==> flow/design.v (excerpt) <==
module conv_top
#(
    parameter DATA_WIDTH  = 8,
    parameter KERNEL_SIZE = 25
)
(
    input  logic                     i_clk,
    input  logic                     i_arstn,
	input  logic                     i_arstn_perf,
	input  logic                     i_enable_count2,
    input  logic                     i_ready,
    input  logic                     i_valid,
    input  logic [KERNEL_SIZE - 1:0] i_bit_X,
    input  logic [KERNEL_SIZE - 1:0] i_bit_K,
    output logic [              1:0] o_conv,
    output logic                     o_ready,
    output logic                     o_valid,
	output logic [             31:0] o_perf_cycle_count,
	output logic [             31:0] o_perf_cycle_count2
);
    logic [3:0] s_count;
    logic s_valid_data_in;
    logic s_valid_data_out;
	logic [KERNEL_SIZE - 1:0] s_bit_X_delayed;
	logic [KERNEL_SIZE - 1:0] s_bit_K_delayed;
    logic [1:0] s_product [KERNEL_SIZE - 1:0];
    localparam N_OF_2FA = KERNEL_SIZE - 1;
    logic [N_OF_2FA - 1:0] s_carry_in;
    logic [N_OF_2FA - 1:0] s_carry_out;
    always_ff @(posedge i_clk, negedge i_arstn) begin
        if (~ i_arstn) begin
            s_bit_X_delayed <= '0;
            s_bit_K_delayed <= '0;
        end
        else if (s_valid_data_in) begin
            s_bit_X_delayed <= i_bit_X;
            s_bit_K_delayed <= i_bit_K;
        end
    end
    genvar i;
    generate
  ...
Size in the first run: about 2600 cells after synthesis, ~670 flip-flops, about 0.036 mm^2 of cells after synthesis.
export LEC_CHECK = 0
export CAP_MARGIN = 5
export CORE_MARGIN = 2
export CORE_UTILIZATION = 72
export CTS_CLUSTER_DIAMETER = 29
export CTS_CLUSTER_SIZE = 27
export HOLD_SLACK_MARGIN = -0.09
export PLACE_DENSITY = 0.63
export SETUP_SLACK_MARGIN = 1.34
export SLEW_MARGIN = 20
export TNS_END_PERCENT = 5
create_clock -name core_clock -period 5.05 [get_ports {i_clk}]
run.sh (not shown) runs the stock make flow with config.mk's settings and CLKGATE_MAP_FILE=.
The first run finished but failed the layout checks on negative setup slack.
Edit:
CAP_MARGIN = 20   (was 5)
CORE_UTILIZATION = 38   (was 72)
CTS_CLUSTER_DIAMETER = not set   (was 29)
CTS_CLUSTER_SIZE = not set   (was 27)
HOLD_SLACK_MARGIN = not set   (was -0.09)
PLACE_DENSITY = not set   (was 0.63)
SETUP_SLACK_MARGIN = not set   (was 1.34)
TNS_END_PERCENT = not set   (was 5)
clock period = 16.8 ns   (was 5.05 ns; I/O delays follow)
The changed run produced a clean layout.
Sequential share of layout area went up by 4.1 points.
Global-route usage is lower by 22 points.
Cell area came out lower by 10%.
Wire length drops by 29%.
Worst setup slack improved by 9.1 ns.
Critical path depth stays the same.
Via count falls by 16%.
Power goes down by 76%.
Sequential cell count is unchanged.
Final cell count came out higher by 2.7%.
Edit:
ABC_AREA = 1   (was not set)
CORE_UTILIZATION = 66   (was 38)
CTS_CLUSTER_SIZE = 97   (was not set)
clock period = 7.04 ns   (was 16.8 ns; I/O delays follow)
Effect: The changed run finished with negative setup slack left. Hold slack gains 0.0075 ns. Total power is higher by well over a third. Setup slack loses 7.2 ns. Global-route usage is higher by 13 points. Design area is higher by a few percent. Critical path depth is higher by 3. Flip-flop count is unchanged. Clock skew is about the same. Die area is lower by well over a third. Via count is higher by well over a third. Non-clock buffer count is higher by 336.

the previous run:
conv_top again, from the RTL that the note above started with.
Settings: LEC_CHECK=0, CAP_MARGIN=20, CORE_MARGIN=2, CORE_UTILIZATION=72, CTS_CLUSTER_DIAMETER=259, GPL_ROUTABILITY_DRIVEN=1, MAX_ROUTING_LAYER=met5, MIN_ROUTING_LAYER=met1, PLACE_DENSITY=0.39, SETUP_SLACK_MARGIN=-0.16, SLEW_MARGIN=0, TNS_END_PERCENT=90; clock period 5.64 ns.
The previous run had finished all stages when the layout checks came back failing, citing setup timing.
For the current run, these inputs were changed with respect to the previous run:
# the previous run
export LEC_CHECK = 0
export CAP_MARGIN = 20
export CORE_MARGIN = 2
export CORE_UTILIZATION = 72
export CTS_CLUSTER_DIAMETER = 259
export GPL_ROUTABILITY_DRIVEN = 1
export MAX_ROUTING_LAYER = met5
export MIN_ROUTING_LAYER = met1
export PLACE_DENSITY = 0.39
export SETUP_SLACK_MARGIN = -0.16
export SLEW_MARGIN = 0
export TNS_END_PERCENT = 90
create_clock -name core_clock -period 5.64 [get_ports {i_clk}]
# the current run
export LEC_CHECK = 0
export CAP_MARGIN = 20
export CORE_MARGIN = 2
export CORE_UTILIZATION = 35
export SLEW_MARGIN = 20
create_clock -name core_clock -period 9.1 [get_ports {i_clk}]
[summary]
- Going from the previous run to the current run, detailed-route wire length shrinks by about 12%.
- Relative to the previous run, number of tapcells has gone up in the current run.
- The current run ended with every stage complete and zero timing, DRC or antenna violations.
- The previous run has lower clock network fraction of total power than the current run.
- Looking at final area across both flows, the current run is the stronger of the two, with the previous run trailing.
- Changes observed in the current run relative to the previous run: count of clock-buffer cells in the layout has decreased; count of filler cells inserted in the layout picked up an extra 290%.

conv_top again, from the RTL that the note above started with.
Settings: LEC_CHECK=0, CAP_MARGIN=20, CORE_MARGIN=2, CORE_UTILIZATION=72, CTS_CLUSTER_DIAMETER=29, CTS_CLUSTER_SIZE=27, HOLD_SLACK_MARGIN=-0.09, PLACE_DENSITY=0.63, SETUP_SLACK_MARGIN=1.34, SLEW_MARGIN=20, TNS_END_PERCENT=5; clock period 5.05 ns.
The first run reached the layout checks and failed them: negative setup slack.
Then changed:
Settings changed: CTS_CLUSTER_DIAMETER 29 to 141, HOLD_SLACK_MARGIN -0.09 to default, PLACE_DENSITY 0.63 to default, SETUP_SLACK_MARGIN 1.34 to -0.52, TNS_END_PERCENT 5 to default.
Clock period 5.05 ns to 5.32 ns, I/O delays scaled along.
The new run finished but failed the layout checks on negative setup slack.
Die size stays the same.
Sequential share of layout area goes up by 3.9 points.
Design area goes down by 9.7%.
Wire length goes down by 29%.
Worst setup slack is better by 0.52 ns.
Then changed:
Settings changed: CORE_UTILIZATION 72 to 40, CTS_CLUSTER_DIAMETER 141 to default, CTS_CLUSTER_SIZE 27 to default, SETUP_SLACK_MARGIN -0.52 to default.
Clock period 5.32 ns to 9.1 ns, I/O delays scaled along.
With this change the flow produced a clean layout.
Total power went down by well over a third.
Wire length drops slightly.
Worst hold slack gets better by 0.10 ns.
Final area is lower slightly.
Final cell count rose by a few percent.
Critical path depth went down by 4.
Via count drops by a few percent.
Setup slack gets better by 2.4 ns.
Then changed:
Settings changed: ABC_AREA from default to 1, CAP_MARGIN 20 to 10, CTS_CLUSTER_SIZE from default to 26, HOLD_SLACK_MARGIN from default to -0.1.
Clock period 9.1 ns to 12.0 ns, I/O delays scaled along.
Result:
- synthesized cell count is higher by about 60%
- routed wire length grows by 15%
- setup slack improved by 2.4 ns
- global-route usage goes up by 1.9 points
- power falls by about 27%
- sequential share of layout area fell by 1.2 points
- cell count goes up by about 40%
Then changed:
Settings changed: ABC_AREA 1 to default, CAP_MARGIN 10 to 20, CORE_UTILIZATION 40 to 57, CTS_CLUSTER_SIZE 26 to 99, HOLD_SLACK_MARGIN -0.1 to default.
Clock period 12.0 ns to 5.59 ns, I/O delays scaled along.
After rerunning: With this change the flow finished with negative setup slack left; die size came out lower by a quarter to a third; via count falls by about a fifth; design area increases by a few percent; power grows by well over a third; global-route usage went up by 4.5 points; wire length came out lower by roughly a tenth; worst hold slack stays flat; utilization went up by 23 points; first-iteration DRC count drops by well over a third; clock skew is lower by 0.0091 ns.
Power is estimated from default activity; no workload was simulated.
